### flow/config.mk
export PLATFORM = sky130hd
export DESIGN_NAME = top
export DESIGN_NICKNAME = top
export VERILOG_FILES = /design/flow/design.v
export SDC_FILE = /design/flow/constraint.sdc
export NUM_CORES = 4
export LEC_CHECK = 0
export ABC_AREA = 1
export CAP_MARGIN = 20
export CORE_ASPECT_RATIO = 1.51
export CORE_MARGIN = 2
export CORE_UTILIZATION = 46
export CTS_CLUSTER_SIZE = 31
export GPL_TIMING_DRIVEN = 0
export MAX_ROUTING_LAYER = met4
export MIN_ROUTING_LAYER = met2
export PLACE_DENSITY_LB_ADDON = 0.24
export SETUP_SLACK_MARGIN = 0.92
export SLEW_MARGIN = 5
### flow/constraint.sdc
create_clock -name core_clock -period 5.14 [get_ports {clk}]
set_input_delay 1.0280 -clock core_clock [delete_from_list [all_inputs] [get_ports {clk}]]
set_output_delay 1.0280 -clock core_clock [all_outputs]
set_load 0.01 [all_outputs]
### flow/design.v
module master (
	input wire clk,
	input wire rst_n,
	input wire [4:0] paddr,
	input wire [31:0] pwdata,
	input wire pwrite_in,
	input wire pready,
	output reg psel,
	output reg penable,
	output reg pwrite,
	output reg [4:0] paddr_out,
	output reg [31:0] pwdata_out
);
reg [1:0] state, next_state;
localparam IDLE = 2'b00;
localparam SETUP = 2'b01;
localparam ACCESS = 2'b10;
localparam WAIT = 2'b11;
always @(posedge clk or negedge rst_n) begin
	if(!rst_n) begin
		state <= IDLE;
	end else begin
		state <= next_state;
	end
end
always @(*) begin
	case (state)
		IDLE: begin
			next_state <=  SETUP; 
		end
		SETUP: begin
			next_state <= ACCESS;
		end
		ACCESS: begin
			next_state <= (pready) ? IDLE : WAIT;
		end
		WAIT: begin
			next_state <= (pready) ? IDLE : WAIT;
		end
	endcase
end
always @(posedge clk or negedge rst_n) begin
	if(!rst_n) begin
		psel <= 1'b0;
		penable <= 1'b0;
		pwrite <= 1'b0;
		paddr_out = 5'h00;
		pwdata_out = 32'h00000000;
	end else begin
		case (state) 
			IDLE: begin
				psel <= 1'b0;
				penable <= 1'b0;
				pwrite <= 1'b0;
			end
			SETUP: begin
				psel <= 1'b1;
				pwrite <= pwrite_in;
			end
			ACCESS: begin
				penable <= 1'b1;
				if(!pready) begin
					paddr_out <= paddr;
					pwdata_out <= pwdata;
				end 
			end
			WAIT: begin	
				if(!pready) begin
					paddr_out <= paddr;
					pwdata_out <= pwdata;
				end
			end
		endcase
	end
end	
endmodule
module slave (
	input wire clk,
	input wire rst_n,
	input wire psel,
	input wire penable,
	input wire pwrite,
	input wire [4:0] paddr,
	input wire [31:0] pwdata,
	output reg pready,
	output reg [31:0] data
);
reg [1:0] state, next_state;
reg [31:0] memory[31:0];
integer i;
reg [2:0] slave_time;
localparam IDLE = 2'b00;
localparam SETUP = 2'b01;
localparam ACCESS = 2'b10;
always @(posedge clk or negedge rst_n) begin
	if(!rst_n) begin
		state <= IDLE;
	end else begin
		state <= next_state;
	end
end
always @(*) begin
	case (state) 
		IDLE: next_state <= (psel) ? SETUP : IDLE; 
		SETUP: next_state <= (psel && penable) ? ACCESS : SETUP;
		ACCESS: next_state <= IDLE;
		default: next_state <= IDLE;
	endcase
end
always @(posedge clk or negedge rst_n) begin
	if(!rst_n) begin
		pready <= 1'b0;
		data <= 32'h00000000;
		for(i = 0; i < 32; i = i + 1) begin
			memory[i] <= 32'h00000000;
		end
		slave_time <= 3'b000;
	end else begin
		if(state == ACCESS) begin
			if(slave_time == 3'b100) begin
				if(pwrite) begin
					memory[paddr] <= pwdata;
					pready <= 1'b1;
					data <= 32'h00000000;
				end else begin
					data <= memory[paddr];
					pready <= 1'b1;
				end
				slave_time <= 3'b000;
			end else begin
				slave_time <= slave_time + 1'b1;
			end
		end else begin
			pready <= 1'b0;
		end
	end
end
endmodule
module top(
	input wire clk,
	input wire rst_n,
	input wire [4:0] paddr,
	input wire [31:0] pwdata,
	input wire pwrite_in,
	output reg [31:0] data,
	output reg pready
);
wire psel, penable, pwrite, pready_internal;
wire [4:0] paddr_internal;
wire [31:0] pwdata_internal, data_out;
master ic1 (
	.clk(clk),
	.rst_n(rst_n),
	.paddr(paddr),
	.pwdata(pwdata),
	.pwrite_in(pwrite_in),
	.pready(pready_internal),
	.psel(psel),
	.penable(penable),
	.pwrite(pwrite),
	.paddr_out(paddr_internal),
	.pwdata_out(pwdata_internal)
);
slave ic2 (
	.clk(clk),
	.rst_n(rst_n),
	.psel(psel),
	.penable(penable),
	.pwrite(pwrite),
	.paddr(paddr_internal),
	.pwdata(pwdata_internal),
	.pready(pready_internal),
	.data(data_out)
);
always @(*) begin
	pready <= pready_internal;
	data <= data_out;
end
endmodule
### flow/run.sh
#!/bin/bash
# the make line also repeats each setting of config.mk as NAME=value (left out here)
make -C /OpenROAD-flow-scripts/flow DESIGN_CONFIG=/design/flow/config.mk WORK_HOME=/design/flow/orfs CLKGATE_MAP_FILE= finish
==> run_results.csv, run 1 <==
group,metric,value,unit
logic_synthesis,common_cells,"nand2_1, dfrtp_1, nand3_1, o21ai_0, nor2_1",
place,hpwl,208,mm
logic_synthesis,yosysWarningCount,4,
place,placed_cell_area,0.0521,mm²
place,place_ws,1.19,ns
logic_synthesis,synthArstFlopShare,100,%
clock_network,ctsHoldBuffers,0,
clock_network,post_cts_resized,0,
floorplan,pin_count,73,
logic_synthesis,ys_seq_share,56.7,%
floorplan,die_area,0.109,mm²
logic_synthesis,synth_top_cell_by_count,"nand2_1",
floorplan,die_y,404,µm
logic_synthesis,yosys-stat-area,0.0488,mm²
floorplan,initial_utilization,46.5,%
logic_synthesis,ys_sh_aoi,11.2,%
logic_synthesis,area_leaders,"dfrtp_1, nand2_1, nand3_1",
logic_synthesis,ys_sh_adder,0.0512,%
logic_synthesis,ys_top_logic_family,"simple AND/OR/NAND/NOR gates",
clock_network,h-tree-depth,3,
logic_synthesis,ys_ff,1107,
grt,overflow,2184,
logic_synthesis,ys_cells,5957,
logic_synthesis,synth_area,0.0488,mm²
logic_synthesis,synthDominantCellAreaShare,56.6,%
clock_network,cts_setup_buffers,0,
clock_network,cts_root_buffer,"clkbuf_16",
logic_synthesis,edf_count,0,
logic_synthesis,synthDistinctLibCells,28,
status,status,"aborted with a tool error",
floorplan,fp.coreArea,0.105,mm²
floorplan,rows,146,
logic_synthesis,synthCells,5957,
floorplan,die-width,269,µm
grt,grtUsageTotal,92.2,%
status,toolErrorMsg,"[ERROR GRT-0116] Global routing finished with congestion. Check the congestion regions in the DRC Viewer.",
place,gp_congestion,1.25,
logic_synthesis,synthXorXnorAreaFrac,0,%
place,port_buffers,72,
clock_network,cts_num_sinks,1107,
logic_synthesis,top_area_cell,"dfrtp_1",
logic_synthesis,syn_nets,5999,
logic_synthesis,mux_share,0,%
logic_synthesis,ys.flop_type,"dfrtp_1",
status,haltStage,"5_1_grt",
logic_synthesis,ys_sh_simple,27.2,%
logic_synthesis,syn_area_per_cell,8.20,µm²
clock_network,clk_path_buf_depth,3,
clock_network,cts_buffers,110,
## metal layers
metal	GRT usage (%)	GRT overflow
met1	-	-
met4	77.3	136
met2	93.0	286
met3	100	1762
met5	-	-
## per-stage QoR
| step | total power, mW | hold slack (ns) | instances |
|---|---|---|---|
| CTS | 17.8 | 0.248 | 7687 |
| detailed placement | 9.11 | 0.415 | 7477 |
| global placement | 9.13 | 0.408 | 7435 |
| floorplan | 8.88 | 0.391 | 5957 |
==> inputs of run 2 (changes only) <==
ABC_AREA = 0   (was 1)
CORE_ASPECT_RATIO = 1.6   (was 1.51)
CORE_MARGIN = 8   (was 2)
CORE_UTILIZATION = 52   (was 46)
CTS_CLUSTER_SIZE = default   (was 31)
GPL_ROUTABILITY_DRIVEN = 1   (was default)
GPL_TIMING_DRIVEN = default   (was 0)
MAX_ROUTING_LAYER = default   (was met4)
MIN_ROUTING_LAYER = default   (was met2)
PLACE_DENSITY = 0.58   (was default)
PLACE_DENSITY_LB_ADDON = default   (was 0.24)
SETUP_SLACK_MARGIN = default   (was 0.92)
SLEW_MARGIN = 20   (was 5)
clock period = 3.16 ns   (was 5.14 ns; I/O delays follow)
==> run_results.csv, run 2 <==
group,metric,value,unit
detailed_routing,via_per_inst,6.74,
logic_synthesis,ys_top_logic_family,"multiplexers",
logic_synthesis,edf_count,0,
timing,fmax,329,MHz
floorplan,die-width,258,µm
finish,seqCellArea,0.0277,mm²
place,placed_cell_area,0.0522,mm²
critical_path,r2r_cells,8,
timing,hold_violations,0,
logic_synthesis,synthDistinctLibCells,64,
logic_synthesis,yosys-stat-area,0.0486,mm²
floorplan,die_area,0.104,mm²
worst_hold_path,hold_path.class,"flop to flop",
timing,worst_slack,0.124,ns
finish,syn_to_final_growth,15.2,%
critical_path,crit_family,"AND-OR/OR-AND gates",
logic_synthesis,ys_ff,1107,
critical_path,cpPeakStageDelay,0.83,ns
critical_path,worstReg2RegStart,"ic1.paddr_out[0]$_DFFE_PN0P_",
critical_path,r2r_end,"ic2.data[1]$_DFFE_PN0P_",
power_and_ir_drop,p_total,28.0,mW
power_and_ir_drop,pg_comb,0.392,mW
power_and_ir_drop,ir_worst_vdd,0.450,mV
detailed_routing,top_layer,"met4",
floorplan,fp.coreArea,0.0931,mm²
finish,fin_area,0.0560,mm²
logic_synthesis,synthArstFlopShare,100,%
finish,fillers,7376,
logic_synthesis,synthXorXnorAreaFrac,0,%
floorplan,die_y,403,µm
logic_synthesis,syn_nets,3739,
logic_synthesis,ys_sh_adder,0.0515,%
grt,antenna_found_initial,3,
detailed_routing,post_drt_wl_per_cell,35.9,µm
job,tool_warnings,37,
logic_synthesis,top_area_cell,"dfrtp_1",
timing,maxSlewViolCount,0,
power_and_ir_drop,p_per_area,501,mW/mm²
logic_synthesis,synth_area,0.0486,mm²
worst_hold_path,hp-start,"ic1.state[0]$_DFF_PN1_",
grt,grt_max_degree,125,
detailed_routing,routed_wl,182,mm
logic_synthesis,ys_cells,3697,
power_and_ir_drop,seqPwrFrac,50.6,%
detailed_routing,wl_met2,86.8,mm
critical_path,critical_path_required,3.74,ns
logic_synthesis,synth_top_cell_by_count,"dfrtp_1",
worst_hold_path,hold_end,"ic1.state[2]$_DFF_PN0_",
timing,tns,0,ns
clock_network,cts_tree,"done",
clock_network,h-tree-depth,3,
logic_synthesis,synthDominantCellAreaShare,56.9,%
critical_path,end_kind,"flop",
timing,finalCritPeriodShare,96.1,%
critical_path,setup.worst_path.start_class,"flop",
logic_synthesis,mux_share,23.8,%
critical_path,critPathSlowestCell,"a2111oi_0",
timing,final.min_clock_period,3.04,ns
grt,grt_pass1_vias,35700,
power_and_ir_drop,intPower,22.1,mW
critical_path,path_class,"flop to flop",
floorplan,initial_utilization,52.2,%
clock_network,cts_root_buffer,"clkbuf_16",
logic_synthesis,ys.flop_type,"dfrtp_1",
critical_path,path_common_cell,"buf_4",
place,dp.cells,4877,
power_and_ir_drop,p_leak,27.8,nW
timing,setup_viol,0,
floorplan,pin_count,73,
worst_hold_path,worstHoldPathCells,0,
timing,clock_skew,0.0290,ns
clock_network,insertion_delay,0.71,ns
clock_network,clk_pin_slew,0.07,ns
logic_synthesis,syn_area_per_cell,13.1,µm²
power_and_ir_drop,switching_share,21.2,%
critical_path,path_max_fanout,18,
detailed_routing,drt-met1-wl,67.8,mm
status,status,"finished clean",
critical_path,critPathBufInv,2,
place,port_buffers,72,
grt,grtUsageTotal,34.9,%
timing,worst_pin_slew,1.23,ns
logic_synthesis,ys_sh_simple,7.61,%
power_and_ir_drop,pwr.group.sequential,14.2,mW
job,cap_viol_max_count,0,
critical_path,startpoint,"ic1.paddr_out[0]$_DFFE_PN0P_",
finish,comb_area,0.0197,mm²
clock_network,clk_path_buf_depth,3,
timing,slew_headroom,18.1,%
detailed_routing,dr.pass1.iters,5,
grt,grt_pass1_wl,262,mm
finish,utilization,60.1,%
critical_path,reg2reg_slack,0.12,ns
critical_path,arrival,3.61,ns
critical_path,cp_cell_sequence,"buf_4 > nor3b_2 > buf_4 > and3_1 > a2111oi_0 > nand3_1 > nor4_1 > o21ai_1",
power_and_ir_drop,power.group.top,"sequential cells",
finish,layout.cells.non_filler,5072,
place,gp_congestion,0.922,
clock_network,cts_buffers,105,
logic_synthesis,ys_seq_share,57.0,%
clock_network,cts_num_sinks,1107,
power_and_ir_drop,powerClk,13.5,mW
detailed_routing,vias,34200,
detailed_routing,ant_nets,0,
place,place_ws,0.0251,ns
power_and_ir_drop,p_comb_share,1.4,%
power_and_ir_drop,p_sw,5.93,mW
timing,fin_hold_ws,0.403,ns
logic_synthesis,synthCells,3697,
grt,overflow,0,
critical_path,cp-endpoint,"ic2.data[1]$_DFFE_PN0P_",
logic_synthesis,ys_sh_aoi,8.17,%
logic_synthesis,common_cells,"dfrtp_1, mux2_2, a22oi_1, nand2_1, clkbuf_1",
logic_synthesis,yosysWarningCount,4,
detailed_routing,wl_met3,13.3,mm
critical_path,cp.depth,8,
floorplan,rows,142,
detailed_routing,drt_iter0_markers,3017,
place,hpwl,115,mm
logic_synthesis,area_leaders,"dfrtp_1, mux2_2, a22oi_1",
power_and_ir_drop,power_frac_clock,48.0,%
detailed_routing,route.detailed.drc,0,
finish,fin_nets,3805,
timing,rsz0062_at_grt,"false",
run 2: timing repair:
action / 4_1_cts / 5_1_grt
gates resized: 0 / 4
setup endpoints to repair: 0 / 3
hold buffers: 1 / 0
buffers inserted: 0 / 0
endpoints found under the hold margin: 23 / 0
run 2: area by class of cell:
type | instances | share of cell area, %
Tap cell | 1224 | 2.74
Clock buffer | 146 | 5.57
Clock inverter | 43 | 0.992
Timing Repair Buffer | 307 | 5.92
Inverter | 12 | 0.0805
Multi-Input combinational cell | 2230 | 35.2
Antenna cell | 3 | 0.0134
Sequential cell | 1107 | 49.5
run 2: routing by layer:
| metal | global-route usage (%) | vias to the layer above |
|---|---|---|
| met5 | 0 | - |
| met4 | 22.8 | 0 |
| met3 | 5.94 | 621 |
| met2 | 56.5 | 1720 |
| met1 | 43.0 | 18100 |
| li1 | - | 13700 |
==> inputs of run 3 (changes only) <==
ABC_AREA = default   (was 0)
CAP_MARGIN = 35   (was 20)
CELL_PAD_IN_SITES_DETAIL_PLACEMENT = 1   (was default)
CORE_ASPECT_RATIO = 1.03   (was 1.6)
CORE_MARGIN = 7   (was 8)
CORE_UTILIZATION = 40   (was 52)
CTS_CLUSTER_DIAMETER = 257   (was default)
GPL_ROUTABILITY_DRIVEN = 0   (was 1)
GPL_TIMING_DRIVEN = 0   (was default)
HOLD_SLACK_MARGIN = 0.27   (was default)
MAX_ROUTING_LAYER = met4   (was default)
PLACE_DENSITY = default   (was 0.58)
PLACE_DENSITY_LB_ADDON = 0.22   (was default)
SLEW_MARGIN = 35   (was 20)
TNS_END_PERCENT = 80   (was default)
clock period = 3.15 ns   (was 3.16 ns; I/O delays follow)
==> run_results.csv, run 3 <==
group,metric,value,unit
floorplan,pin_count,73,
critical_path,r2r_end,"ic2.data[7]$_DFFE_PN0P_",
power_and_ir_drop,intPower,23.0,mW
finish,fin_area,0.0572,mm²
clock_network,clk_path_buf_depth,3,
critical_path,startpoint,"ic1.paddr_out[1]$_DFFE_PN0P_",
critical_path,worstReg2RegStart,"ic1.paddr_out[1]$_DFFE_PN0P_",
job,tool_warnings,46,
critical_path,critical_path_required,3.79,ns
finish,fillers,12000,
grt,grt_max_degree,117,
logic_synthesis,synth_area,0.0486,mm²
worst_hold_path,hp-start,"ic1.state[0]$_DFF_PN1_",
clock_network,clk_pin_slew,0.06,ns
logic_synthesis,syn_nets,3739,
timing,fmax,297,MHz
critical_path,path_max_fanout,10,
status,status,"finished with violations",
logic_synthesis,ys_ff,1107,
logic_synthesis,common_cells,"dfrtp_1, mux2_2, a22oi_1, nand2_1, clkbuf_1",
grt,grtUsageTotal,35.6,%
timing,setup_viol,121,
critical_path,cpPeakStageDelay,0.61,ns
place,placed_cell_area,0.0527,mm²
logic_synthesis,mux_share,23.8,%
finish,syn_to_final_growth,17.6,%
logic_synthesis,ys_sh_adder,0.0515,%
logic_synthesis,synthXorXnorAreaFrac,0,%
logic_synthesis,edf_count,0,
logic_synthesis,syn_area_per_cell,13.1,µm²
power_and_ir_drop,ir_worst_vdd,0.471,mV
detailed_routing,dr.pass1.iters,6,
place,hpwl,152,mm
critical_path,arrival,4.01,ns
timing,maxSlewViolCount,0,
clock_network,cts_num_sinks,1107,
logic_synthesis,synthDistinctLibCells,64,
timing,worst_slack,-0.212,ns
logic_synthesis,ys_seq_share,57.0,%
floorplan,die_area,0.131,mm²
critical_path,cp.depth,8,
place,place_ws,-0.659,ns
power_and_ir_drop,power_frac_clock,50.3,%
logic_synthesis,synth_top_cell_by_count,"dfrtp_1",
floorplan,initial_utilization,40.4,%
power_and_ir_drop,p_per_area,514,mW/mm²
power_and_ir_drop,pwr.group.sequential,14.2,mW
critical_path,cp-endpoint,"ic2.data[7]$_DFFE_PN0P_",
critical_path,path_class,"flop to flop",
timing,fin_hold_ws,0.402,ns
logic_synthesis,ys.flop_type,"dfrtp_1",
timing,hold_violations,0,
finish,layout.cells.non_filler,5639,
grt,grt_pass1_vias,38300,
critical_path,cp_cell_sequence,"and2_1 > clkbuf_1 > buf_2 > nand2_1 > nor3_1 > a211o_1 > nor4_4 > o21ai_1",
logic_synthesis,yosys-stat-area,0.0486,mm²
clock_network,cts_tree,"done",
logic_synthesis,ys_top_logic_family,"multiplexers",
clock_network,cts_root_buffer,"clkbuf_16",
job,cap_viol_max_count,0,
power_and_ir_drop,powerClk,14.8,mW
floorplan,die-width,357,µm
logic_synthesis,area_leaders,"dfrtp_1, mux2_2, a22oi_1",
timing,worst_pin_slew,1.08,ns
critical_path,critPathSlowestCell,"buf_2",
detailed_routing,vias,37700,
critical_path,end_kind,"flop",
critical_path,reg2reg_slack,-0.21,ns
clock_network,h-tree-depth,3,
power_and_ir_drop,power.group.top,"the clock network",
logic_synthesis,ys_cells,3697,
timing,final.min_clock_period,3.36,ns
timing,slew_headroom,27.8,%
grt,grt_pass1_wl,317,mm
logic_synthesis,top_area_cell,"dfrtp_1",
floorplan,die_y,368,µm
clock_network,cts_buffers,116,
finish,fin_nets,3995,
grt,antenna_found_initial,31,
power_and_ir_drop,p_leak,28.2,nW
power_and_ir_drop,seqPwrFrac,48.4,%
worst_hold_path,worstHoldPathCells,0,
status,failed_checks,"setup timing",
detailed_routing,drt_iter0_markers,5267,
place,dp.cells,5390,
critical_path,setup.worst_path.start_class,"flop",
floorplan,rows,129,
worst_hold_path,hold_path.class,"flop to flop",
logic_synthesis,synthArstFlopShare,100,%
logic_synthesis,ys_sh_aoi,8.17,%
worst_hold_path,hold_end,"ic1.state[2]$_DFF_PN0_",
power_and_ir_drop,pg_comb,0.388,mW
detailed_routing,routed_wl,232,mm
logic_synthesis,synthCells,3697,
critical_path,r2r_cells,8,
timing,rsz0062_at_grt,"true",
timing,finalCritPeriodShare,107,%
clock_network,insertion_delay,0.73,ns
detailed_routing,route.detailed.drc,0,
finish,utilization,47.5,%
place,port_buffers,72,
detailed_routing,ant_nets,0,
power_and_ir_drop,p_comb_share,1.3,%
power_and_ir_drop,p_sw,6.41,mW
logic_synthesis,yosysWarningCount,4,
floorplan,fp.coreArea,0.120,mm²
power_and_ir_drop,switching_share,21.8,%
critical_path,critPathBufInv,2,
detailed_routing,via_per_inst,6.69,
logic_synthesis,synthDominantCellAreaShare,56.9,%
critical_path,crit_family,"simple AND/OR/NAND/NOR gates",
detailed_routing,post_drt_wl_per_cell,41.2,µm
logic_synthesis,ys_sh_simple,7.61,%
timing,clock_skew,0.0257,ns
grt,overflow,0,
-- run 3: layout make-up --
| class | count | area [µm²] | share of cell area, % |
|---|---|---|---|
| Multi-Input combinational cell | 2230 | 19500 | 34.2 |
| Tap cell | 1572 | 1970 | 3.44 |
| Clock buffer | 165 | 3430 | 6.00 |
| Clock inverter | 39 | 566 | 0.989 |
| Inverter | 12 | 45.0 | 0.0788 |
| Sequential cell | 1107 | 27700 | 48.5 |
| Buffer | 348 | 1790 | 3.14 |
| Timing Repair Buffer | 138 | 2040 | 3.58 |
| Antenna cell | 28 | 70.1 | 0.123 |
-- run 3: metrics by stage --
| step | power, mW | TNS [ns] |
|---|---|---|
| floorplan | 14.5 | 0 |
| global placement | 14.8 | - |
| detailed placement | 14.9 | -184.60 |
| CTS | 29.3 | 0 |
| global route | 29.9 | -0.0762 |
| finish | 29.4 | -8.12 |
-- run 3: timing repair --
action,4_1_cts,5_1_grt
setup endpoints to repair,921,87
setup buffers,10,6
hold buffers,1,0
pin swaps,5,4
gates resized,53,29
hold endpoints to repair,271,0
-- run 3: layer usage --
metal  up-vias  share of wire (%)  GRT usage (%)
met5         -                  0              -
met4         0                8.7           24.8
met3       868                 11           10.5
met2      2634                 42           48.9
met1     20100                 38           44.8
li1      14200                  -              -
==> inputs of run 4 (changes only) <==
ABC_AREA = 1   (was default)
CAP_MARGIN = 20   (was 35)
CELL_PAD_IN_SITES_DETAIL_PLACEMENT = default   (was 1)
CORE_ASPECT_RATIO = default   (was 1.03)
CORE_MARGIN = 2   (was 7)
CORE_UTILIZATION = 68   (was 40)
CTS_CLUSTER_DIAMETER = default   (was 257)
GPL_ROUTABILITY_DRIVEN = default   (was 0)
GPL_TIMING_DRIVEN = default   (was 0)
HOLD_SLACK_MARGIN = default   (was 0.27)
MAX_ROUTING_LAYER = default   (was met4)
PLACE_DENSITY = 0.6   (was default)
PLACE_DENSITY_LB_ADDON = default   (was 0.22)
SLEW_MARGIN = 20   (was 35)
TNS_END_PERCENT = default   (was 80)
clock period = 3.64 ns   (was 3.15 ns; I/O delays follow)
==> run_results.csv, run 4 <==
group,metric,value,unit
status,status,"finished clean",
finish,fin_nets,5872,
critical_path,reg2reg_slack,0.52,ns
grt,grtUsageTotal,46.6,%
power_and_ir_drop,p_per_area,447,mW/mm²
grt,grt_pass1_vias,41500,
logic_synthesis,synthDominantCellAreaShare,56.6,%
detailed_routing,dr.pass1.iters,6,
place,gp_congestion,0.907,
critical_path,cp-endpoint,"ic2.memory[14][6]$_DFFE_PN0P_",
logic_synthesis,syn_area_per_cell,8.20,µm²
floorplan,fp.coreArea,0.0712,mm²
logic_synthesis,synthCells,5957,
critical_path,cpPeakStageDelay,0.52,ns
grt,grt_pass1_wl,257,mm
critical_path,critical_path_required,4.15,ns
place,port_buffers,72,
logic_synthesis,ys_sh_adder,0.0512,%
floorplan,die_y,272,µm
detailed_routing,drt_iter0_markers,6778,
logic_synthesis,ys_sh_aoi,11.2,%
logic_synthesis,synthArstFlopShare,100,%
power_and_ir_drop,p_total,24.4,mW
place,placed_cell_area,0.0508,mm²
logic_synthesis,yosys-stat-area,0.0488,mm²
power_and_ir_drop,p_leak,27.5,nW
job,tool_warnings,32,
clock_network,ctsHoldBuffers,0,
timing,setup_viol,0,
detailed_routing,ant_nets,0,
detailed_routing,routed_wl,170,mm
logic_synthesis,ys_ff,1107,
clock_network,post_cts_resized,0,
clock_network,clk_path_buf_depth,3,
critical_path,startpoint,"ic2.slave_time[0]$_DFFE_PN0P_",
timing,maxSlewViolCount,0,
power_and_ir_drop,p_sw,5.15,mW
timing,worst_pin_slew,1.33,ns
logic_synthesis,ys_seq_share,56.7,%
logic_synthesis,edf_count,0,
critical_path,path_max_fanout,64,
power_and_ir_drop,power.group.top,"sequential cells",
clock_network,cts_root_buffer,"clkbuf_16",
power_and_ir_drop,powerClk,11.7,mW
detailed_routing,route.detailed.drc,0,
clock_network,cts_num_sinks,1107,
floorplan,pin_count,73,
timing,fmax,321,MHz
detailed_routing,via_per_inst,6.43,
critical_path,arrival,3.63,ns
clock_network,cts_buffers,112,
clock_network,clk_pin_slew,0.06,ns
finish,comb_area,0.0190,mm²
power_and_ir_drop,intPower,19.2,mW
finish,syn_to_final_growth,11.8,%
place,hpwl,98.8,mm
critical_path,cp.depth,12,
logic_synthesis,mux_share,0,%
floorplan,die_area,0.0740,mm²
timing,finalCritPeriodShare,85.7,%
logic_synthesis,synth_top_cell_by_count,"nand2_1",
logic_synthesis,synthXorXnorAreaFrac,0,%
critical_path,critPathSlowestCell,"nand2_4",
critical_path,end_kind,"flop",
timing,clock_skew,0.0222,ns
logic_synthesis,common_cells,"nand2_1, dfrtp_1, nand3_1, o21ai_0, nor2_1",
timing,final.min_clock_period,3.12,ns
critical_path,cp_cell_sequence,"inv_1 > ha_1 > nand2_1 > nor2_1 > inv_2 > nor2_4 > inv_2 > nor2_4 > buf_4 > nand2_4 > nand2_1 > o21ai_1",
detailed_routing,post_drt_wl_per_cell,24.7,µm
timing,tns,0,ns
critical_path,r2r_cells,12,
place,place_ws,0.650,ns
clock_network,cts_tree,"done",
detailed_routing,vias,44200,
logic_synthesis,ys_top_logic_family,"simple AND/OR/NAND/NOR gates",
finish,utilization,76.6,%
finish,fin_area,0.0546,mm²
power_and_ir_drop,p_comb_share,1.4,%
logic_synthesis,ys_cells,5957,
power_and_ir_drop,seqPwrFrac,50.5,%
critical_path,path_class,"flop to flop",
logic_synthesis,synth_area,0.0488,mm²
grt,overflow,0,
floorplan,die-width,272,µm
logic_synthesis,ys.flop_type,"dfrtp_1",
timing,worst_slack,0.521,ns
detailed_routing,diodes,0,
floorplan,initial_utilization,68.6,%
critical_path,setup.worst_path.start_class,"flop",
finish,fillers,5204,
worst_hold_path,hold_path.class,"primary input to async pin",
logic_synthesis,area_leaders,"dfrtp_1, nand2_1, nand3_1",
logic_synthesis,top_area_cell,"dfrtp_1",
clock_network,h-tree-depth,3,
logic_synthesis,yosysWarningCount,4,
critical_path,worstReg2RegStart,"ic2.slave_time[0]$_DFFE_PN0P_",
critical_path,crit_family,"simple AND/OR/NAND/NOR gates",
critical_path,r2r_end,"ic2.memory[14][6]$_DFFE_PN0P_",
floorplan,rows,98,
power_and_ir_drop,switching_share,21.1,%
logic_synthesis,synthDistinctLibCells,28,
power_and_ir_drop,ir_worst_vdd,0.414,mV
logic_synthesis,ys_sh_simple,27.2,%
power_and_ir_drop,pg_comb,0.338,mW
clock_network,insertion_delay,0.69,ns
job,cap_viol_max_count,0,
power_and_ir_drop,pwr.group.sequential,12.3,mW
finish,seqCellArea,0.0277,mm²
critical_path,critPathBufInv,4,
grt,antenna_found_initial,2,
logic_synthesis,syn_nets,5999,
timing,rsz0062_at_grt,"false",
grt,grt_max_degree,111,
clock_network,cts_setup_buffers,0,
power_and_ir_drop,power_frac_clock,48.2,%
timing,slew_headroom,11.2,%
timing,hold_violations,0,
==> run 4: metal layers <==
| layer | track usage, % | part of all wire [%] | vias up |
|---|---|---|---|
| met2 | 66.9 | 42 | 3187 |
| met1 | 65.0 | 37 | 20900 |
| met3 | 13.0 | 14 | 705 |
| li1 | - | - | 19400 |
| met5 | 0.642 | 0.052 | - |
| met4 | 24.9 | 6.4 | 6 |
==> run 4: stage by stage <==
step	hold slack [ns]	instances
after floorplan	0.391	5957
after global placement	0.416	6662
after detailed placement	0.415	6664
after CTS	0.118	6866
after global routing	0.138	6868
final	0.115	6868
==> run 4: cell type report <==
cell class / count / share of cell area (%)
Sequential cell: 1107 / 50.7
Inverter: 78 / 0.550
Multi-Input combinational cell: 4278 / 34.9
Tap cell: 950 / 2.18
Clock inverter: 31 / 0.596
Timing Repair Buffer: 253 / 4.79
Clock buffer: 171 / 6.26
==> inputs of run 5 (changes only) <==
ABC_AREA = default   (was 1)
CORE_UTILIZATION = 64   (was 68)
SETUP_SLACK_MARGIN = 1.08   (was default)
clock period = 4.57 ns   (was 3.64 ns; I/O delays follow)
==> run_results.csv, run 5 <==
group,metric,value,unit
logic_synthesis,synthDominantCellAreaShare,56.9,%
critical_path,r2r_cells,8,
power_and_ir_drop,ir_worst_vdd,0.332,mV
logic_synthesis,synth_area,0.0486,mm²
logic_synthesis,area_leaders,"dfrtp_1, mux2_2, a22oi_1",
floorplan,die-width,280,µm
power_and_ir_drop,p_leak,27.7,nW
power_and_ir_drop,power.group.top,"the clock network",
logic_synthesis,common_cells,"dfrtp_1, mux2_2, a22oi_1, nand2_1, clkbuf_1",
power_and_ir_drop,switching_share,21.0,%
critical_path,crit_family,"simple AND/OR/NAND/NOR gates",
logic_synthesis,ys_sh_adder,0.0515,%
logic_synthesis,ys_ff,1107,
critical_path,reg2reg_slack,0.87,ns
critical_path,worstReg2RegStart,"ic1.paddr_out[2]$_DFFE_PN0P_",
grt,grt_pass1_vias,35800,
timing,setup_viol,0,
critical_path,end_kind,"flop",
detailed_routing,post_drt_wl_per_cell,36.2,µm
clock_network,cts_tree,"done",
logic_synthesis,synth_top_cell_by_count,"dfrtp_1",
logic_synthesis,ys_sh_simple,7.61,%
timing,finalCritPeriodShare,80.9,%
logic_synthesis,ys_top_logic_family,"multiplexers",
logic_synthesis,syn_nets,3739,
critical_path,critPathSlowestCell,"nor2_4",
power_and_ir_drop,pg_comb,0.279,mW
timing,clock_skew,0.0167,ns
critical_path,path_common_cell,"buf_4",
status,status,"finished clean",
job,tool_warnings,31,
clock_network,clk_path_buf_depth,3,
power_and_ir_drop,p_comb_share,1.4,%
logic_synthesis,synthCells,3697,
logic_synthesis,ys.flop_type,"dfrtp_1",
logic_synthesis,mux_share,23.8,%
critical_path,setup.worst_path.start_class,"flop",
floorplan,initial_utilization,64.3,%
grt,grt_max_degree,100,
logic_synthesis,yosysWarningCount,4,
floorplan,die_area,0.0782,mm²
place,hpwl,106,mm
critical_path,r2r_end,"ic2.data[6]$_DFFE_PN0P_",
logic_synthesis,ys_cells,3697,
timing,hold_violations,0,
timing,rsz0062_at_grt,"true",
detailed_routing,route.detailed.drc,0,
timing,maxSlewViolCount,0,
floorplan,rows,101,
power_and_ir_drop,powerClk,9.99,mW
logic_synthesis,synthXorXnorAreaFrac,0,%
power_and_ir_drop,intPower,15.9,mW
detailed_routing,ant_nets,0,
grt,antenna_found_initial,8,
grt,grt_pass1_wl,253,mm
timing,worst_slack,0.873,ns
logic_synthesis,synthArstFlopShare,100,%
timing,final.min_clock_period,3.70,ns
timing,worst_pin_slew,1.29,ns
clock_network,insertion_delay,0.70,ns
clock_network,h-tree-depth,3,
job,cap_viol_max_count,0,
detailed_routing,routed_wl,174,mm
logic_synthesis,top_area_cell,"dfrtp_1",
floorplan,fp.coreArea,0.0756,mm²
critical_path,arrival,4.30,ns
grt,overflow,0,
finish,syn_to_final_growth,13.7,%
logic_synthesis,edf_count,0,
grt,grtUsageTotal,45.2,%
place,port_buffers,72,
logic_synthesis,ys_sh_aoi,8.17,%
critical_path,cp_cell_sequence,"buf_4 > or3b_4 > nor2_4 > buf_4 > a22oi_1 > nand3_1 > nor4_1 > o21ai_1",
floorplan,die_y,280,µm
power_and_ir_drop,p_sw,4.21,mW
place,place_ws,1.13,ns
logic_synthesis,ys_seq_share,57.0,%
critical_path,cpPeakStageDelay,1.01,ns
worst_hold_path,hold_path.class,"primary input to async pin",
clock_network,cts_root_buffer,"clkbuf_16",
detailed_routing,dr.pass1.iters,5,
clock_network,cts_setup_buffers,0,
power_and_ir_drop,seqPwrFrac,48.8,%
logic_synthesis,synthDistinctLibCells,64,
detailed_routing,via_per_inst,7.30,
timing,fmax,270,MHz
finish,fillers,4989,
critical_path,cp-endpoint,"ic2.data[6]$_DFFE_PN0P_",
critical_path,critPathBufInv,2,
detailed_routing,vias,35100,
critical_path,startpoint,"ic1.paddr_out[2]$_DFFE_PN0P_",
finish,fin_nets,3768,
critical_path,cp.depth,8,
timing,tns,0,ns
detailed_routing,drt_iter0_markers,4238,
floorplan,pin_count,73,
power_and_ir_drop,power_frac_clock,49.8,%
critical_path,critical_path_required,5.18,ns
critical_path,path_max_fanout,32,
logic_synthesis,syn_area_per_cell,13.1,µm²
clock_network,clk_pin_slew,0.06,ns
clock_network,cts_num_sinks,1107,
logic_synthesis,yosys-stat-area,0.0486,mm²
place,gp_congestion,0.927,
power_and_ir_drop,p_per_area,363,mW/mm²
power_and_ir_drop,pwr.group.sequential,9.80,mW
clock_network,cts_buffers,114,
timing,slew_headroom,13.7,%
critical_path,path_class,"flop to flop",
==> run 5: what timing repair did <==
action	4_1_cts	5_1_grt
hold endpoints to repair	0	0
hold buffers	0	0
resized	0	1
endpoints found under the setup margin	0	12
==> run 5: metal layers <==
metal  global-route usage [%]  vias up  part of all wire (%)
met4                     28.7       10                   7.5
met3                     13.6      682                    12
met1                     59.9    18300                    38
met5                        0        -                 0.037
met2                     65.5     2349                    43
li1                         -    13700                     -
==> run 5: metrics by stage <==
| stage | hold slack, ns | total power [mW] | instances | area (µm²) | util, % |
|---|---|---|---|---|---|
| after floorplan | 0.389 | 9.98 | 3697 | 48600 | - |
| after global placement | 0.391 | 10.3 | 4584 | 51100 | 67.6 |
| after detailed placement | 0.400 | 10.3 | 4586 | 51100 | 67.6 |
| after CTS | 0.377 | 20.1 | 4797 | 55200 | 73.0 |
| after global routing | 0.402 | 20.5 | 4799 | 55200 | 73.1 |
| final | 0.346 | 20.1 | 4808 | 55300 | 73.1 |
==> run 5: area by class of cell <==
class	count	area (µm²)	share of cell area [%]
inverter	12	45.0	0.0815
antenna	9	22.5	0.0408
timing repair buffer	261	2490	4.50
clock inverter	39	577	1.04
sequential	1107	27700	50.2
tap	978	1220	2.21
clock buffer	172	3490	6.32
multi-input combinational	2230	19700	35.6
==> inputs of run 6 (changes only) <==
ABC_AREA = 1   (was default)
CORE_UTILIZATION = 72   (was 64)
CTS_CLUSTER_DIAMETER = 346   (was default)
CTS_CLUSTER_SIZE = 14   (was default)
GPL_TIMING_DRIVEN = 1   (was default)
PLACE_DENSITY = default   (was 0.6)
PLACE_DENSITY_LB_ADDON = 0.06   (was default)
SETUP_SLACK_MARGIN = -0.05   (was 1.08)
SLEW_MARGIN = 25   (was 20)
clock period = 2.19 ns   (was 4.57 ns; I/O delays follow)
==> run_results.csv, run 6 <==
group,metric,value,unit
timing,final.min_clock_period,2.44,ns
logic_synthesis,ys_top_logic_family,"simple AND/OR/NAND/NOR gates",
critical_path,r2r_end,"ic2.memory[2][15]$_DFFE_PN0P_",
logic_synthesis,ys.flop_type,"dfrtp_1",
grt,met3_usage,18.5,%
power_and_ir_drop,power_frac_clock,41.3,%
worst_hold_path,hold_path.class,"primary input to async pin",
floorplan,pin_count,73,
power_and_ir_drop,powerClk,14.8,mW
clock_network,cts_root_buffer,"clkbuf_16",
grt,antenna_found_initial,14,
timing,worst_pin_slew,0.928,ns
detailed_routing,vias,49100,
logic_synthesis,synth_area,0.0488,mm²
floorplan,die-width,264,µm
critical_path,arrival,2.97,ns
critical_path,critPathSlowestCell,"dfrtp_1",
timing,worst_slack,-0.246,ns
clock_network,cts_tree,"done",
logic_synthesis,synthArstFlopShare,100,%
clock_network,clk_path_buf_depth,3,
power_and_ir_drop,p_total,35.9,mW
timing,clock_skew,0.0347,ns
logic_synthesis,area_leaders,"dfrtp_1, nand2_1, nand3_1",
logic_synthesis,syn_nets,5999,
logic_synthesis,ys_cells,5957,
status,failed_checks,"setup timing",
grt,grtUsageTotal,50.7,%
logic_synthesis,ys_sh_aoi,11.2,%
clock_network,cts_buffers,89,
floorplan,rows,95,
logic_synthesis,yosys-stat-area,0.0488,mm²
critical_path,cp-endpoint,"ic2.memory[2][15]$_DFFE_PN0P_",
timing,tns,-60.77,ns
critical_path,r2r_cells,13,
critical_path,path_max_fanout,22,
logic_synthesis,yosysWarningCount,4,
job,cap_viol_max_count,0,
logic_synthesis,edf_count,0,
place,port_buffers,72,
place,hpwl,106,mm
status,status,"finished with violations",
grt,grt_max_degree,132,
logic_synthesis,top_area_cell,"dfrtp_1",
logic_synthesis,synthXorXnorAreaFrac,0,%
power_and_ir_drop,power.group.top,"sequential cells",
critical_path,worstReg2RegStart,"ic2.slave_time[1]$_DFFE_PN0P_",
grt,top_usage_layer,"met2",
grt,global_route.usage.met2,71.9,%
timing,finalCritPeriodShare,111,%
logic_synthesis,common_cells,"nand2_1, dfrtp_1, nand3_1, o21ai_0, nor2_1",
grt,overflow,0,
power_and_ir_drop,p_per_area,624,mW/mm²
finish,fin_nets,6099,
logic_synthesis,synth_top_cell_by_count,"nand2_1",
power_and_ir_drop,p_sw,7.90,mW
critical_path,end_kind,"flop",
logic_synthesis,synthDistinctLibCells,28,
power_and_ir_drop,ir_worst_vdd,0.807,mV
detailed_routing,drt_iter0_markers,9478,
logic_synthesis,syn_area_per_cell,8.20,µm²
detailed_routing,route.detailed.drc,0,
floorplan,die_area,0.0699,mm²
logic_synthesis,synthCells,5957,
timing,setup_viol,761,
finish,fin_area,0.0575,mm²
logic_synthesis,ys_sh_adder,0.0512,%
detailed_routing,post_drt_wl_per_cell,28.6,µm
clock_network,h-tree-depth,3,
timing,slew_headroom,37.9,%
clock_network,clk_pin_slew,0.07,ns
power_and_ir_drop,pg_comb,0.625,mW
critical_path,reg2reg_slack,-0.25,ns
logic_synthesis,ys_sh_simple,27.2,%
power_and_ir_drop,switching_share,22.0,%
finish,syn_to_final_growth,17.6,%
critical_path,crit_family,"simple AND/OR/NAND/NOR gates",
grt,grt_pass1_vias,44800,
timing,rsz0062_at_grt,"true",
logic_synthesis,mux_share,0,%
clock_network,insertion_delay,0.70,ns
timing,fmax,411,MHz
floorplan,fp.coreArea,0.0672,mm²
timing,fin_hold_ws,0.263,ns
floorplan,initial_utilization,72.7,%
power_and_ir_drop,p_leak,28.9,nW
clock_network,cts_num_sinks,1107,
critical_path,cpPeakStageDelay,0.40,ns
timing,hold_violations,0,
floorplan,die_y,264,µm
critical_path,critPathBufInv,5,
logic_synthesis,ys_ff,1107,
detailed_routing,ant_nets,0,
detailed_routing,dr.pass1.iters,12,
timing,maxSlewViolCount,0,
logic_synthesis,ys_seq_share,56.7,%
detailed_routing,routed_wl,199,mm
grt,grt_pass1_wl,266,mm
critical_path,cp_cell_sequence,"inv_2 > ha_4 > nand2_4 > nor2_4 > inv_2 > nor2_4 > inv_2 > nor2_4 > buf_12 > nand2_4 > clkbuf_16 > nand2_1 > o21ai_0",
critical_path,path_class,"flop to flop",
place,placed_cell_area,0.0530,mm²
power_and_ir_drop,seqPwrFrac,57.0,%
detailed_routing,via_per_inst,7.06,
logic_synthesis,synthDominantCellAreaShare,56.6,%
job,tool_warnings,42,
critical_path,critical_path_required,2.73,ns
power_and_ir_drop,p_comb_share,1.7,%
power_and_ir_drop,pwr.group.sequential,20.4,mW
critical_path,setup.worst_path.start_class,"flop",
critical_path,startpoint,"ic2.slave_time[1]$_DFFE_PN0P_",
place,gp_congestion,0.967,
finish,utilization,85.5,%
critical_path,cp.depth,13,
power_and_ir_drop,intPower,28.0,mW
grt,gr-usage-met1,65.7,%
==> run 6: metrics by stage <==
stage	setup WS, ns	std cells
finish	-0.246	6963
global route	-0.252	6946
CTS	-0.0595	6873
detailed placement	-0.0876	6752
global placement	-0.0782	6752
floorplan	0.222	5957
==> run 6: per-layer routing <==
layer  wire, µm  vias to the layer above  share of wire, %
met2      77200                     4810                39
met1      61500                    22800                31
met3      38000                     1747                19
met5        356                        -              0.18
li1           -                    19800                 -
met4      21900                       23                11
==> run 6: timing repair <==
action / 4_1_cts / 5_1_grt
endpoints found under the hold margin: 19 / 0
endpoints found under the setup margin: 29 / 344
gates resized: 24 / 192
buffers inserted: 8 / 36
pin swaps: 5 / 30
hold buffers: 1 / 0
gates cloned: 5 / 41
==> run 6: cell type report <==
type                    instances  area (µm²)
well taps                     873        1090
inverters                      78         303
clock inverters                 7        87.6
multi-input cells            4280       19500
repair buffers                501        6430
clock buffers                 100        2290
diodes                         17        42.5
flip-flops and latches       1107       27700
fillers                      3635        9710
==> inputs of run 7 (changes only) <==
CTS_CLUSTER_DIAMETER = default   (was 346)
CTS_CLUSTER_SIZE = default   (was 14)
PLACE_DENSITY_LB_ADDON = 0.24   (was 0.06)
SETUP_SLACK_MARGIN = -0.19   (was -0.05)
clock period = 2.56 ns   (was 2.19 ns; I/O delays follow)
==> run_results.csv, run 7 <==
group,metric,value,unit
status,status,"finished with violations",
status,failed_checks,"setup timing",
detailed_routing,post_drt_wl_per_cell,25.4,µm
clock_network,h-tree-depth,3,
timing,setup_viol,4,
logic_synthesis,yosys-stat-area,0.0488,mm²
power_and_ir_drop,power.group.top,"sequential cells",
logic_synthesis,edf_count,0,
logic_synthesis,syn_nets,5999,
clock_network,cts_buffers,109,
place,dp.cells,6657,
critical_path,reg2reg_slack,-0.05,ns
floorplan,die_y,264,µm
grt,overflow,0,
clock_network,clk_pin_slew,0.07,ns
critical_path,r2r_end,"ic2.data[22]$_DFFE_PN0P_",
grt,grt_pass1_vias,45600,
critical_path,setup.worst_path.start_class,"flop",
power_and_ir_drop,pg_comb,0.520,mW
logic_synthesis,top_area_cell,"dfrtp_1",
power_and_ir_drop,p_comb_share,1.5,%
detailed_routing,vias,46800,
critical_path,end_kind,"flop",
logic_synthesis,synthDominantCellAreaShare,56.6,%
critical_path,critical_path_required,3.19,ns
grt,grt_max_degree,108,
detailed_routing,via_per_inst,6.83,
power_and_ir_drop,seqPwrFrac,50.6,%
floorplan,fp.coreArea,0.0672,mm²
power_and_ir_drop,p_per_area,624,mW/mm²
logic_synthesis,common_cells,"nand2_1, dfrtp_1, nand3_1, o21ai_0, nor2_1",
logic_synthesis,ys_ff,1107,
clock_network,cts_num_sinks,1107,
critical_path,arrival,3.24,ns
place,placed_cell_area,0.0517,mm²
clock_network,insertion_delay,0.70,ns
logic_synthesis,ys_sh_aoi,11.2,%
clock_network,cts_root_buffer,"clkbuf_16",
timing,clock_skew,0.0228,ns
logic_synthesis,synth_top_cell_by_count,"nand2_1",
grt,grt_pass1_wl,266,mm
detailed_routing,ant_nets,0,
timing,final.min_clock_period,2.61,ns
logic_synthesis,synthXorXnorAreaFrac,0,%
logic_synthesis,ys_seq_share,56.7,%
logic_synthesis,synthDistinctLibCells,28,
logic_synthesis,synthArstFlopShare,100,%
critical_path,path_class,"flop to flop",
floorplan,die_area,0.0699,mm²
floorplan,die-width,264,µm
detailed_routing,dr.pass1.iters,8,
timing,finalCritPeriodShare,102,%
logic_synthesis,mux_share,0,%
critical_path,critPathSlowestCell,"nor2_2",
power_and_ir_drop,power_frac_clock,47.8,%
timing,fin_hold_ws,0.309,ns
place,port_buffers,72,
critical_path,crit_family,"simple AND/OR/NAND/NOR gates",
logic_synthesis,synth_area,0.0488,mm²
worst_hold_path,hold_path.class,"primary input to async pin",
power_and_ir_drop,p_leak,27.9,nW
logic_synthesis,ys_cells,5957,
grt,grtUsageTotal,50.6,%
logic_synthesis,ys_sh_adder,0.0512,%
finish,syn_to_final_growth,13.4,%
job,tool_warnings,34,
logic_synthesis,ys.flop_type,"dfrtp_1",
place,gp_congestion,0.929,
critical_path,path_common_cell,"nand2_1",
logic_synthesis,ys_top_logic_family,"simple AND/OR/NAND/NOR gates",
logic_synthesis,ys_sh_simple,27.2,%
logic_synthesis,area_leaders,"dfrtp_1, nand2_1, nand3_1",
logic_synthesis,yosysWarningCount,4,
finish,fin_nets,5938,
power_and_ir_drop,powerClk,16.5,mW
floorplan,rows,95,
clock_network,clk_path_buf_depth,3,
clock_network,cts_setup_buffers,0,
detailed_routing,route.detailed.drc,0,
critical_path,worstReg2RegStart,"ic1.paddr_out[1]$_DFFE_PN0P_",
floorplan,initial_utilization,72.7,%
power_and_ir_drop,intPower,27.2,mW
floorplan,pin_count,73,
critical_path,critPathBufInv,1,
timing,worst_pin_slew,1.03,ns
finish,layout.cells.non_filler,6855,
timing,maxSlewViolCount,0,
grt,antenna_found_initial,3,
critical_path,r2r_cells,12,
logic_synthesis,synthCells,5957,
critical_path,cp_cell_sequence,"nor2_4 > nand2_1 > nor2_2 > buf_4 > nand2_1 > nand2_1 > nor2_1 > nand2_1 > nor2_1 > nand3_1 > nand2_1 > nand2_1",
power_and_ir_drop,switching_share,21.1,%
timing,worst_slack,-0.0462,ns
power_and_ir_drop,pwr.group.sequential,17.5,mW
detailed_routing,routed_wl,174,mm
timing,fmax,384,MHz
clock_network,cts_tree,"done",
power_and_ir_drop,p_sw,7.30,mW
detailed_routing,drt_iter0_markers,8181,
finish,fin_area,0.0554,mm²
job,cap_viol_max_count,0,
place,hpwl,98.4,mm
power_and_ir_drop,p_total,34.5,mW
timing,slew_headroom,31.3,%
timing,hold_violations,0,
power_and_ir_drop,ir_worst_vdd,0.528,mV
logic_synthesis,syn_area_per_cell,8.20,µm²
critical_path,cp.depth,12,
critical_path,cp-endpoint,"ic2.data[22]$_DFFE_PN0P_",
critical_path,startpoint,"ic1.paddr_out[1]$_DFFE_PN0P_",
critical_path,cpPeakStageDelay,0.72,ns
critical_path,path_max_fanout,7,
-- run 7: metrics by stage --
stage / worst slack (ns) / setup TNS (ns) / utilization, %
2_1_floorplan: 0.592 / 0 / -
3_3_place_gp: -0.0546 / -0.150 / 77.0
3_5_place_dp: 0.202 / 0 / 77.0
4_1_cts: 0.126 / 0 / 82.5
5_1_grt: -0.144 / -0.290 / 82.5
6_report: -0.0462 / -0.123 / 82.5
-- run 7: cell type report --
type                            count  area (µm²)
Tap cell                          873        1090
Clock inverter                     31         387
Clock buffer                      164        3290
Timing Repair Buffer              322        3580
Sequential cell                  1107       27700
Fill cell                        3909       11800
Inverter                           78         300
Antenna cell                        2        5.00
Multi-Input combinational cell   4278       19000
-- run 7: metal layers --
layer	vias up	part of all wire, %	global-route usage (%)
met5	-	0.11	0
met4	6	9.0	35.5
met3	1281	17	21.1
li1	19500	-	-
met2	4247	41	71.5
met1	21800	33	63.3
-- run 7: repair_timing --
action	4_1_cts	5_1_grt
endpoints found under the hold margin	35	0
hold buffers	1	0
resized	0	0
==> inputs of run 8 (changes only) <==
CTS_CLUSTER_DIAMETER = 355   (was default)
CTS_CLUSTER_SIZE = 15   (was default)
GPL_TIMING_DRIVEN = default   (was 1)
PLACE_DENSITY_LB_ADDON = 0.07   (was 0.24)
SETUP_SLACK_MARGIN = -0.04   (was -0.19)
SLEW_MARGIN = 20   (was 25)
clock period = 2.17 ns   (was 2.56 ns; I/O delays follow)
==> run_results.csv, run 8 <==
group,metric,value,unit
power_and_ir_drop,power_frac_clock,39.9,%
detailed_routing,top_layer,"met5",
critical_path,worstReg2RegStart,"ic2.slave_time[0]$_DFFE_PN0P_",
place,place_ws,-0.0844,ns
logic_synthesis,yosysWarningCount,4,
detailed_routing,routed_wl,184,mm
logic_synthesis,ys_top_logic_family,"simple AND/OR/NAND/NOR gates",
clock_network,cts_tree,"done",
detailed_routing,ant_nets,0,
logic_synthesis,synthArstFlopShare,100,%
timing,final.min_clock_period,2.35,ns
detailed_routing,wl_met2,75.7,mm
grt,overflow,0,
logic_synthesis,synthDominantCellAreaShare,56.6,%
clock_network,cts_num_sinks,1107,
critical_path,cp.depth,12,
clock_network,h-tree-depth,3,
timing,rsz0062_at_grt,"true",
logic_synthesis,yosys-stat-area,0.0488,mm²
floorplan,die_y,264,µm
timing,clock_skew,0.0287,ns
logic_synthesis,mux_share,0,%
timing,worst_pin_slew,0.813,ns
critical_path,r2r_cells,12,
clock_network,cts_buffers,83,
critical_path,path_class,"flop to flop",
logic_synthesis,ys_ff,1107,
place,hpwl,106,mm
clock_network,cts_root_buffer,"clkbuf_16",
timing,finalCritPeriodShare,108,%
logic_synthesis,edf_count,0,
logic_synthesis,ys_sh_simple,27.2,%
timing,maxSlewViolCount,0,
floorplan,die-width,264,µm
critical_path,setup.worst_path.start_class,"flop",
logic_synthesis,synthDistinctLibCells,28,
logic_synthesis,common_cells,"nand2_1, dfrtp_1, nand3_1, o21ai_0, nor2_1",
critical_path,critPathSlowestCell,"dfrtp_1",
job,cap_viol_max_count,0,
clock_network,clk_path_buf_depth,3,
floorplan,pin_count,73,
critical_path,path_max_fanout,22,
critical_path,cpPeakStageDelay,0.39,ns
critical_path,end_kind,"flop",
grt,grt_pass1_vias,44600,
detailed_routing,drt-met1-wl,60.4,mm
critical_path,critical_path_required,2.72,ns
timing,setup_viol,628,
floorplan,rows,95,
logic_synthesis,ys_seq_share,56.7,%
grt,grtUsageTotal,49.8,%
place,port_buffers,72,
critical_path,startpoint,"ic2.slave_time[0]$_DFFE_PN0P_",
finish,layout.cells.non_filler,6916,
critical_path,arrival,2.89,ns
clock_network,insertion_delay,0.67,ns
logic_synthesis,syn_nets,5999,
power_and_ir_drop,pg_comb,0.636,mW
power_and_ir_drop,seqPwrFrac,58.3,%
power_and_ir_drop,p_per_area,624,mW/mm²
critical_path,r2r_end,"ic2.memory[4][15]$_DFFE_PN0P_",
status,failed_checks,"setup timing",
power_and_ir_drop,p_comb_share,1.8,%
logic_synthesis,synth_area,0.0488,mm²
finish,fin_nets,6067,
logic_synthesis,area_leaders,"dfrtp_1, nand2_1, nand3_1",
detailed_routing,drt_iter0_markers,8672,
job,tool_warnings,30,
power_and_ir_drop,pwr.group.sequential,20.6,mW
grt,grt_pass1_wl,262,mm
power_and_ir_drop,p_leak,28.5,nW
worst_hold_path,hold_path.class,"primary input to async pin",
grt,grt_max_degree,94,
logic_synthesis,ys_cells,5957,
logic_synthesis,top_area_cell,"dfrtp_1",
logic_synthesis,synthCells,5957,
power_and_ir_drop,p_total,35.4,mW
place,gp_congestion,0.956,
logic_synthesis,ys_sh_aoi,11.2,%
floorplan,initial_utilization,72.7,%
critical_path,crit_family,"buffers and inverters",
power_and_ir_drop,power.group.top,"sequential cells",
power_and_ir_drop,intPower,27.8,mW
critical_path,cp_cell_sequence,"inv_2 > ha_4 > nand2_4 > nor2_4 > inv_2 > nor2_4 > inv_2 > nor2_4 > buf_12 > nand2_8 > clkbuf_16 > o21ai_0",
logic_synthesis,syn_area_per_cell,8.20,µm²
logic_synthesis,synth_top_cell_by_count,"nand2_1",
finish,syn_to_final_growth,16.2,%
detailed_routing,dr.pass1.iters,9,
logic_synthesis,ys.flop_type,"dfrtp_1",
floorplan,fp.coreArea,0.0672,mm²
power_and_ir_drop,switching_share,21.5,%
grt,antenna_found_initial,10,
floorplan,die_area,0.0699,mm²
detailed_routing,via_per_inst,6.86,
status,status,"finished with violations",
critical_path,cp-endpoint,"ic2.memory[4][15]$_DFFE_PN0P_",
logic_synthesis,synthXorXnorAreaFrac,0,%
clock_network,clk_pin_slew,0.07,ns
power_and_ir_drop,powerClk,14.1,mW
detailed_routing,wl_met3,32.2,mm
timing,fin_hold_ws,0.331,ns
detailed_routing,post_drt_wl_per_cell,26.6,µm
detailed_routing,route.detailed.drc,0,
timing,fmax,426,MHz
detailed_routing,vias,47400,
logic_synthesis,ys_sh_adder,0.0512,%
timing,hold_violations,0,
critical_path,reg2reg_slack,-0.18,ns
place,dp.cells,6756,
power_and_ir_drop,ir_worst_vdd,0.746,mV
power_and_ir_drop,p_sw,7.61,mW
timing,worst_slack,-0.175,ns
critical_path,critPathBufInv,5,
timing,slew_headroom,45.7,%
run 8: final cells by class:
class / instances / area, µm²
Antenna cell: 7 / 17.5
Multi-Input combinational cell: 4279 / 19400
Tap cell: 873 / 1090
Sequential cell: 1107 / 27700
Clock inverter: 3 / 22.5
Timing Repair Buffer: 476 / 5980
Inverter: 78 / 308
Fill cell: 3844 / 10400
Clock buffer: 93 / 2160
run 8: per-layer routing:
| metal | track usage (%) | vias up |
|---|---|---|
| li1 | - | 19700 |
| met1 | 65.2 | 22300 |
| met2 | 71.7 | 4287 |
| met3 | 18.0 | 1123 |
| met4 | 30.1 | 16 |
| met5 | 0.970 | - |
run 8: per-stage QoR:
stage               util, %  instance area (µm²)  TNS (ns)
floorplan                 -                48800         0
global placement       79.0                53000     -2.03
detailed placement     79.0                53000     -5.01
CTS                    82.5                55400    -0.760
global route           84.5                56700    -59.60
finish                 84.5                56700    -30.71
run 8: timing repair:
action                                  CTS  global route
gates cloned                              3            25
resized                                  18           189
hold buffers                              1             0
pin swaps                                 1            23
endpoints found under the hold margin    18             0
endpoints found under the setup margin  224           684
setup buffers                             6            23
==> inputs of run 9 (changes only) <==
CTS_CLUSTER_DIAMETER = 45   (was 355)
CTS_CLUSTER_SIZE = 90   (was 15)
GPL_TIMING_DRIVEN = 1   (was default)
HOLD_SLACK_MARGIN = 0.3   (was default)
PLACE_DENSITY_LB_ADDON = 0.29   (was 0.07)
SETUP_SLACK_MARGIN = 0.49   (was -0.04)
SLEW_MARGIN = 25   (was 20)
clock period = 3.91 ns   (was 2.17 ns; I/O delays follow)
==> run_results.csv, run 9 <==
group,metric,value,unit
detailed_routing,route.detailed.drc,0,
clock_network,cts_num_sinks,1107,
finish,fin_area,0.0544,mm²
critical_path,cp.depth,9,
logic_synthesis,ys_top_logic_family,"simple AND/OR/NAND/NOR gates",
logic_synthesis,syn_area_per_cell,8.20,µm²
grt,grtUsageTotal,49.3,%
critical_path,cpPeakStageDelay,0.49,ns
grt,gr-usage-met1,63.1,%
finish,layout.cells.non_filler,6773,
timing,tns,0,ns
clock_network,cts_tree,"done",
critical_path,r2r_end,"ic2.memory[30][30]$_DFFE_PN0P_",
floorplan,fp.coreArea,0.0672,mm²
critical_path,startpoint,"ic1.paddr_out[3]$_DFFE_PN0P_",
floorplan,die_y,264,µm
critical_path,critPathBufInv,3,
critical_path,critical_path_required,4.44,ns
floorplan,rows,95,
logic_synthesis,yosys-stat-area,0.0488,mm²
place,port_buffers,72,
power_and_ir_drop,seqPwrFrac,48.2,%
timing,worst_pin_slew,1.18,ns
grt,global_route.usage.met2,69.1,%
grt,grt_pass1_wl,261,mm
clock_network,cts_root_buffer,"clkbuf_16",
detailed_routing,via_per_inst,6.84,
logic_synthesis,ys.flop_type,"dfrtp_1",
critical_path,path_class,"flop to flop",
logic_synthesis,yosysWarningCount,4,
power_and_ir_drop,intPower,18.4,mW
worst_hold_path,hold_end,"ic1.state[1]$_DFF_PN0_",
clock_network,clk_pin_slew,0.07,ns
critical_path,reg2reg_slack,0.56,ns
floorplan,pin_count,73,
critical_path,end_kind,"flop",
timing,maxSlewViolCount,0,
logic_synthesis,syn_nets,5999,
critical_path,cp-endpoint,"ic2.memory[30][30]$_DFFE_PN0P_",
power_and_ir_drop,p_leak,27.3,nW
logic_synthesis,top_area_cell,"dfrtp_1",
power_and_ir_drop,power.group.top,"the clock network",
logic_synthesis,edf_count,0,
place,hpwl,93.3,mm
detailed_routing,drt_iter0_markers,8267,
detailed_routing,routed_wl,172,mm
worst_hold_path,hold_path.class,"flop to flop",
logic_synthesis,area_leaders,"dfrtp_1, nand2_1, nand3_1",
logic_synthesis,synthArstFlopShare,100,%
place,dp.cells,6541,
timing,final.min_clock_period,3.35,ns
logic_synthesis,ys_seq_share,56.7,%
timing,setup_viol,0,
critical_path,path_max_fanout,50,
detailed_routing,ant_nets,0,
logic_synthesis,mux_share,0,%
critical_path,cp_cell_sequence,"nand2_2 > inv_2 > nand2_1 > nor2_2 > buf_4 > nand2_2 > buf_4 > nand2_1 > o21ai_0",
grt,antenna_found_initial,6,
timing,rsz0062_at_grt,"false",
detailed_routing,dr.pass1.iters,10,
timing,fin_hold_ws,0.422,ns
critical_path,r2r_cells,9,
detailed_routing,vias,46300,
critical_path,critPathSlowestCell,"dfrtp_1",
power_and_ir_drop,switching_share,22.7,%
critical_path,worstReg2RegStart,"ic1.paddr_out[3]$_DFFE_PN0P_",
logic_synthesis,ys_ff,1107,
power_and_ir_drop,power_frac_clock,50.6,%
power_and_ir_drop,p_sw,5.39,mW
logic_synthesis,synthDistinctLibCells,28,
grt,overflow,0,
grt,grt_max_degree,165,
finish,fin_nets,5834,
job,cap_viol_max_count,0,
logic_synthesis,ys_cells,5957,
worst_hold_path,worstHoldPathCells,0,
critical_path,arrival,3.88,ns
logic_synthesis,ys_sh_adder,0.0512,%
clock_network,h-tree-depth,3,
clock_network,insertion_delay,0.71,ns
floorplan,initial_utilization,72.7,%
power_and_ir_drop,p_total,23.8,mW
finish,fillers,3967,
clock_network,clk_path_buf_depth,3,
critical_path,setup.worst_path.start_class,"flop",
floorplan,die_area,0.0699,mm²
place,gp_congestion,0.924,
status,status,"finished clean",
power_and_ir_drop,pwr.group.sequential,11.5,mW
grt,met3_usage,19.9,%
logic_synthesis,common_cells,"nand2_1, dfrtp_1, nand3_1, o21ai_0, nor2_1",
power_and_ir_drop,powerClk,12.0,mW
logic_synthesis,synthDominantCellAreaShare,56.6,%
timing,slew_headroom,21.1,%
timing,hold_violations,0,
grt,grt_pass1_vias,45000,
logic_synthesis,ys_sh_aoi,11.2,%
power_and_ir_drop,p_per_area,437,mW/mm²
job,tool_warnings,64,
logic_synthesis,synthCells,5957,
timing,clock_skew,0.0287,ns
timing,finalCritPeriodShare,85.6,%
clock_network,cts_buffers,119,
grt,top_usage_layer,"met2",
floorplan,die-width,264,µm
power_and_ir_drop,ir_worst_vdd,0.473,mV
critical_path,crit_family,"buffers and inverters",
finish,syn_to_final_growth,11.4,%
power_and_ir_drop,pg_comb,0.292,mW
logic_synthesis,ys_sh_simple,27.2,%
power_and_ir_drop,p_comb_share,1.2,%
logic_synthesis,synthXorXnorAreaFrac,0,%
logic_synthesis,synth_area,0.0488,mm²
detailed_routing,post_drt_wl_per_cell,25.4,µm
worst_hold_path,hp-start,"ic1.state[2]$_DFF_PN0_",
logic_synthesis,synth_top_cell_by_count,"nand2_1",
place,placed_cell_area,0.0501,mm²
timing,fmax,299,MHz
## run 9: repair_timing
action / CTS / global route
hold buffers: 1 / 0
gates resized: 0 / 0
setup buffers: 0 / 0
endpoints found under the hold margin: 47 / 0
## run 9: area by class of cell
cell class                      instances  area, µm²  area share, %
Sequential cell                      1107      27700           50.9
Multi-Input combinational cell       4278      19000           35.0
Clock buffer                          136       3200           5.87
Timing Repair Buffer                  208       2050           3.77
Tap cell                              873       1090           2.01
Clock inverter                         88       1030           1.89
Inverter                               78        300          0.552
Antenna cell                            5       12.5         0.0230
## run 9: stage by stage
step	util, %	worst slack, ns
2_1_floorplan	-	1.94
3_3_place_gp	74.6	0.994
3_5_place_dp	74.6	0.866
4_1_cts	80.9	0.802
5_1_grt	81.0	0.517
6_report	81.0	0.564
## run 9: layer usage
layer / wire length, µm / part of all wire, %
met1: 57200 / 33
met2: 70200 / 41
met5: 181 / 0.11
met3: 29800 / 17
met4: 14600 / 8.5
Power and IR drop assume default switching activity.
